## maxfinder
module maxfinder(clk, rst, start, x1, x2, x3, x4, eps, done, result);
For scale: ~1500 cells after synthesis, ~120 flip-flops, about 34 I/O pins, ~13000 sq um of cells after synthesis.
export LEC_CHECK = 0
export ABC_AREA = 1
export CAP_MARGIN = 40
export CORE_ASPECT_RATIO = 1.37
export CORE_MARGIN = 2
export CORE_UTILIZATION = 72
export CTS_CLUSTER_DIAMETER = 221
export CTS_CLUSTER_SIZE = 92
export PLACE_DENSITY = 0.35
export SETUP_SLACK_MARGIN = 0.72
export SLEW_MARGIN = 20
export TNS_END_PERCENT = 5
create_clock -name core_clock -period 3.73 [get_ports {clk}]
run.sh (not shown) runs the stock make flow with config.mk's settings and CLKGATE_MAP_FILE=.
The starting point ended with an error in 5_1_grt with GRT-0232.
Then changed:
--- a/flow/config.mk
+++ b/flow/config.mk
@@ -9,2 +9 @@
-export CAP_MARGIN = 40
-export CORE_ASPECT_RATIO = 1.37
+export CAP_MARGIN = 5
@@ -13,2 +12,2 @@
-export CTS_CLUSTER_DIAMETER = 221
-export CTS_CLUSTER_SIZE = 92
+export CTS_CLUSTER_DIAMETER = 26
+export CTS_CLUSTER_SIZE = 59
@@ -16 +15 @@
-export SETUP_SLACK_MARGIN = 0.72
+export SETUP_SLACK_MARGIN = 1.48
@@ -18 +16,0 @@
-export TNS_END_PERCENT = 5
==> flow/constraint.sdc (replaced) <==
create_clock -name core_clock -period 5.73 [get_ports {clk}]
set_input_delay 1.1460 -clock core_clock [delete_from_list [all_inputs] [get_ports {clk}]]
set_output_delay 1.1460 -clock core_clock [all_outputs]
set_load 0.01 [all_outputs]
Effect: With this change the flow completed with no timing, DRC or antenna violations; area after synthesis is unchanged; synthesized cell count is unchanged; die area hardly moves.
Then changed:
--- a/flow/config.mk
+++ b/flow/config.mk
@@ -9 +9 @@
-export CAP_MARGIN = 5
+export CAP_MARGIN = 20
@@ -12,4 +12,2 @@
-export CTS_CLUSTER_DIAMETER = 26
-export CTS_CLUSTER_SIZE = 59
-export PLACE_DENSITY = 0.35
-export SETUP_SLACK_MARGIN = 1.48
+export CTS_CLUSTER_SIZE = 74
+export PLACE_DENSITY = 0.67
==> flow/constraint.sdc (replaced) <==
create_clock -name core_clock -period 5.01 [get_ports {clk}]
set_input_delay 1.0020 -clock core_clock [delete_from_list [all_inputs] [get_ports {clk}]]
set_output_delay 1.0020 -clock core_clock [all_outputs]
set_load 0.01 [all_outputs]
Result: The changed run completed and failed the layout checks on setup timing. Cell count came out higher by 3.2%. First-iteration DRC count came out higher by 34%. Cell area came out higher by 2.9%. Synthesized cell count is unchanged. Via count came out higher by 5.3%. Utilization came out higher by 2.6 points. Die size is unchanged. Synthesized area does not change. Power came out higher by 14%. Non-clock buffer count came out higher by 61.
Then changed:
--- a/flow/config.mk
+++ b/flow/config.mk
@@ -8 +7,0 @@
-export ABC_AREA = 1
@@ -11,3 +10 @@
-export CORE_UTILIZATION = 72
-export CTS_CLUSTER_SIZE = 74
-export PLACE_DENSITY = 0.67
+export CORE_UTILIZATION = 65
The new run ran to the end with violations: setup timing.
Synthesized area drops slightly.
Sequential cell count is unchanged.
Synthesized cell count drops by roughly a tenth.

* * *

maxfinder again, from the RTL that the note above started with.
==> flow/config.mk <==
export PLATFORM = sky130hd
export DESIGN_NAME = maxfinder
export DESIGN_NICKNAME = maxfinder
export VERILOG_FILES = /design/flow/design.v
export SDC_FILE = /design/flow/constraint.sdc
export NUM_CORES = 4
export LEC_CHECK = 0
export ABC_AREA = 1
export CAP_MARGIN = 40
export CORE_ASPECT_RATIO = 1.37
export CORE_MARGIN = 2
export CORE_UTILIZATION = 72
export CTS_CLUSTER_DIAMETER = 221
export CTS_CLUSTER_SIZE = 92
export SETUP_SLACK_MARGIN = 0.72
export SLEW_MARGIN = 20
export TNS_END_PERCENT = 5
==> flow/constraint.sdc <==
create_clock -name core_clock -period 3.73 [get_ports {clk}]
set_input_delay 0.7460 -clock core_clock [delete_from_list [all_inputs] [get_ports {clk}]]
set_output_delay 0.7460 -clock core_clock [all_outputs]
set_load 0.01 [all_outputs]
The baseline aborted during global routing (GRT-0232).
Change:
Settings changed: ABC_AREA 1 to not set, CAP_MARGIN 40 to 20, CORE_ASPECT_RATIO 1.37 to not set, CORE_UTILIZATION 72 to 40, CTS_CLUSTER_DIAMETER 221 to not set, CTS_CLUSTER_SIZE 92 to not set, SETUP_SLACK_MARGIN 0.72 to not set, TNS_END_PERCENT 5 to not set.
Clock period 3.73 ns to 9.0 ns, I/O delays scaled along.
- The changed run completed without violations
- die size increases by 77%
- area after synthesis falls by 0.33%
- synthesized cell count fell by 10%

* * *

maxfinder again, from the RTL that the note above started with.
==> flow/design.v (excerpt) <==
module maxfinder(clk, rst, start, x1, x2, x3, x4, eps, done, result);
input clk, start, rst;
input [4:0] x1, x2, x3, x4, eps;
output done;
output [4:0] result;
wire wen, wenep, sel, zer;
DataPath datapath(clk, rst, x1, x2, x3, x4, eps, wen, wenep, sel, zer, result);
controller con(clk, rst, start, zer, wen, wenep, sel, done);
endmodule
Settings: LEC_CHECK=0, CAP_MARGIN=30, CELL_PAD_IN_SITES_GLOBAL_PLACEMENT=1, CORE_ASPECT_RATIO=1.75, CORE_MARGIN=2, CORE_UTILIZATION=58, GPL_ROUTABILITY_DRIVEN=1, MAX_ROUTING_LAYER=met5, MIN_ROUTING_LAYER=met1, PLACE_DENSITY_LB_ADDON=0.19, SLEW_MARGIN=20, TNS_END_PERCENT=10; clock period 5.33 ns.
The baseline finished but failed the layout checks on setup timing.
Then changed:
CELL_PAD_IN_SITES_GLOBAL_PLACEMENT = 0   (was 1)
CORE_UTILIZATION = 72   (was 58)
CTS_CLUSTER_DIAMETER = 48   (was unset)
The changed run finished but fails on setup timing.
Wire length increases by a quarter to a third.
Power increases by a few percent.
Synthesized area stays the same.
Then changed:
ABC_AREA = 1   (was unset)
CAP_MARGIN = 20   (was 30)
CELL_PAD_IN_SITES_GLOBAL_PLACEMENT = unset   (was 0)
CORE_ASPECT_RATIO = unset   (was 1.75)
CTS_CLUSTER_DIAMETER = 221   (was 48)
GPL_ROUTABILITY_DRIVEN = unset   (was 1)
MAX_ROUTING_LAYER = unset   (was met5)
MIN_ROUTING_LAYER = unset   (was met1)
PLACE_DENSITY_LB_ADDON = unset   (was 0.19)
TNS_END_PERCENT = unset   (was 10)
clock period = 3.73 ns   (was 5.33 ns; I/O delays follow)
Result: The changed run died in global routing (5_1_grt) on GRT-0116. Synthesized cell count grows by 11%. Die size stays flat. Area after synthesis grows by about 0.33%.
Then changed:
CAP_MARGIN = 40   (was 20)
CORE_ASPECT_RATIO = 1.37   (was unset)
CTS_CLUSTER_SIZE = 92   (was unset)
PLACE_DENSITY_LB_ADDON = 0.14   (was unset)
SETUP_SLACK_MARGIN = 1.09   (was unset)
TNS_END_PERCENT = 5   (was unset)
=> The new run failed in global routing (5_1_grt). Die area is about the same. Synthesized area does not change. Synthesized cell count stays the same.
Then changed:
CAP_MARGIN = 20   (was 40)
CORE_ASPECT_RATIO = unset   (was 1.37)
CTS_CLUSTER_DIAMETER = unset   (was 221)
CTS_CLUSTER_SIZE = 74   (was 92)
PLACE_DENSITY_LB_ADDON = 0.27   (was 0.14)
SETUP_SLACK_MARGIN = unset   (was 1.09)
TNS_END_PERCENT = unset   (was 5)
clock period = 5.13 ns   (was 3.73 ns; I/O delays follow)
- This time the run finished with setup timing left
- die area stays flat
- synthesized area is unchanged
- synthesized cell count stays the same
Power figures rest on the tool's default switching activity, not on a simulated workload.
